Design conv_engine, start of the top module:
module conv_engine(
    input         clk,
    input         reset,
    input         en_ctrl,
    output [15:0] s_addr,
    output [15:0] w_addr,
    output [15:0] b_addr,
    input  [7:0]  signal,
    input  [7:0]  weight,
    input  [7:0]  bias,
    output [15:0] save_addr,
    output [7:0]  convout,
    output        en_write,
    output        finish
);
Size in the first run: roughly 2400 cells after synthesis, ~200 flip-flops, ~0.018 sq mm of cells after synthesis.
Settings: LEC_CHECK=0, ABC_AREA=1, CAP_MARGIN=20, CORE_MARGIN=2, CORE_UTILIZATION=72, CTS_CLUSTER_DIAMETER=381, CTS_CLUSTER_SIZE=13, GPL_TIMING_DRIVEN=1, PLACE_DENSITY_LB_ADDON=0.14, SETUP_SLACK_MARGIN=0.6, SLEW_MARGIN=40, TNS_END_PERCENT=70; clock period 2.05 ns.
run.sh (not shown) runs the stock make flow with config.mk's settings and CLKGATE_MAP_FILE=.
The first run failed in 4_1_cts.
Edit:
--- a/flow/config.mk
+++ b/flow/config.mk
@@ -8 +8 @@
-export ABC_AREA = 1
+export ABC_AREA = 0
@@ -11,2 +11 @@
-export CORE_UTILIZATION = 72
-export CTS_CLUSTER_DIAMETER = 381
+export CORE_UTILIZATION = 70
@@ -15,3 +14,3 @@
-export PLACE_DENSITY_LB_ADDON = 0.14
-export SETUP_SLACK_MARGIN = 0.6
-export SLEW_MARGIN = 40
+export HOLD_SLACK_MARGIN = -0.05
+export SETUP_SLACK_MARGIN = 0.9
+export SLEW_MARGIN = 10
==> flow/constraint.sdc (replaced) <==
create_clock -name core_clock -period 3.13 [get_ports {clk}]
set_input_delay 0.6260 -clock core_clock [delete_from_list [all_inputs] [get_ports {clk}]]
set_output_delay 0.6260 -clock core_clock [all_outputs]
set_load 0.01 [all_outputs]
The new run never finished: it broke off in 4_1_cts, error DPL-0038.
Die area falls slightly.
Synthesized cell count falls by about a fifth.
Synthesized area falls by a few percent.
Edit:
--- a/flow/config.mk
+++ b/flow/config.mk
@@ -8 +8 @@
-export ABC_AREA = 0
+export ABC_AREA = 1
@@ -11 +11,2 @@
-export CORE_UTILIZATION = 70
+export CORE_UTILIZATION = 72
+export CTS_CLUSTER_DIAMETER = 381
@@ -14,2 +15,2 @@
-export HOLD_SLACK_MARGIN = -0.05
-export SETUP_SLACK_MARGIN = 0.9
+export PLACE_DENSITY_LB_ADDON = 0.14
+export SETUP_SLACK_MARGIN = 0.36
==> flow/constraint.sdc (replaced) <==
create_clock -name core_clock -period 2.05 [get_ports {clk}]
set_input_delay 0.4100 -clock core_clock [delete_from_list [all_inputs] [get_ports {clk}]]
set_output_delay 0.4100 -clock core_clock [all_outputs]
set_load 0.01 [all_outputs]
Result: The changed run stopped in 4_1_cts (DPL-0038); area after synthesis increases by a few percent; synthesized cell count grows by about a fifth; die size goes up slightly.
Edit:
--- a/flow/config.mk
+++ b/flow/config.mk
@@ -12 +11,0 @@
-export CTS_CLUSTER_DIAMETER = 381
@@ -15,2 +14,3 @@
-export PLACE_DENSITY_LB_ADDON = 0.14
-export SETUP_SLACK_MARGIN = 0.36
+export HOLD_SLACK_MARGIN = -0.05
+export PLACE_DENSITY_LB_ADDON = 0.15
+export SETUP_SLACK_MARGIN = 0.61
After rerunning: The new run died in 4_1_cts on DPL-0038. Area after synthesis does not change. Die area is unchanged. Synthesized cell count does not change.

* * *

Starting RTL as in the previous note.
Settings: LEC_CHECK=0, CAP_MARGIN=20, CORE_MARGIN=2, CORE_UTILIZATION=58, CTS_CLUSTER_DIAMETER=356, CTS_CLUSTER_SIZE=97, PLACE_DENSITY=0.35, SETUP_SLACK_MARGIN=1.04, SLEW_MARGIN=20; clock period 4.51 ns.
The first run finished with setup timing left.
Edit:
- CORE_UTILIZATION: 58 -> 40
- CTS_CLUSTER_DIAMETER: 356 -> unset
- CTS_CLUSTER_SIZE: 97 -> unset
- PLACE_DENSITY: 0.35 -> unset
- SETUP_SLACK_MARGIN: 1.04 -> unset
- clock period: 4.51 -> 8.44 ns (I/O delays scaled with it)
Effect:
- This time the run passed the timing, DRC and antenna checks
- power decreases by 67%
- routed wire length decreases by 22%
- utilization decreases by 40 points
- global-route usage decreases by 13 points
- clock power decreases by 46%
- synthesized cell count does not change
- cell count decreases by 6.3%
- worst hold slack stays flat
- final area decreases by 23%
- die size increases by 44%
- sequential share of layout area increases by 4.5 points
Edit:
- CTS_CLUSTER_DIAMETER: unset -> 364
- GPL_ROUTABILITY_DRIVEN: unset -> 0
- SLEW_MARGIN: 20 -> 5
- clock period: 8.44 -> 10.0 ns (I/O delays scaled with it)
Result: The changed run went through all stages and came out clean; wire length is about the same; non-clock buffer count does not change; final area is about the same; global-route usage stays flat; hold slack is better by 4.7 ps; register-to-register slack gets better by 1500 ps; synthesized area does not change; sequential share of layout area barely changes.
Edit:
- CAP_MARGIN: 20 -> 0
- CORE_ASPECT_RATIO: unset -> 0.5
- CORE_MARGIN: 2 -> 7
- CORE_UTILIZATION: 40 -> 56
- CTS_CLUSTER_DIAMETER: 364 -> 301
- CTS_CLUSTER_SIZE: unset -> 49
- GPL_ROUTABILITY_DRIVEN: 0 -> unset
- PLACE_DENSITY: unset -> 0.35
- SETUP_SLACK_MARGIN: unset -> 1.76
- SLEW_MARGIN: 5 -> 20
- TNS_END_PERCENT: unset -> 20
After rerunning:
- The new run produced a clean layout
- total power rises by 0.82%
- worst hold slack barely changes
- first-iteration DRC count falls by 15%
- via count falls by 0.69%
- setup slack gets better by 520 ps
- area after synthesis stays the same
- routed wire length falls by 2.7%
No activity file was given, so power comes from the tool's default toggle rates.
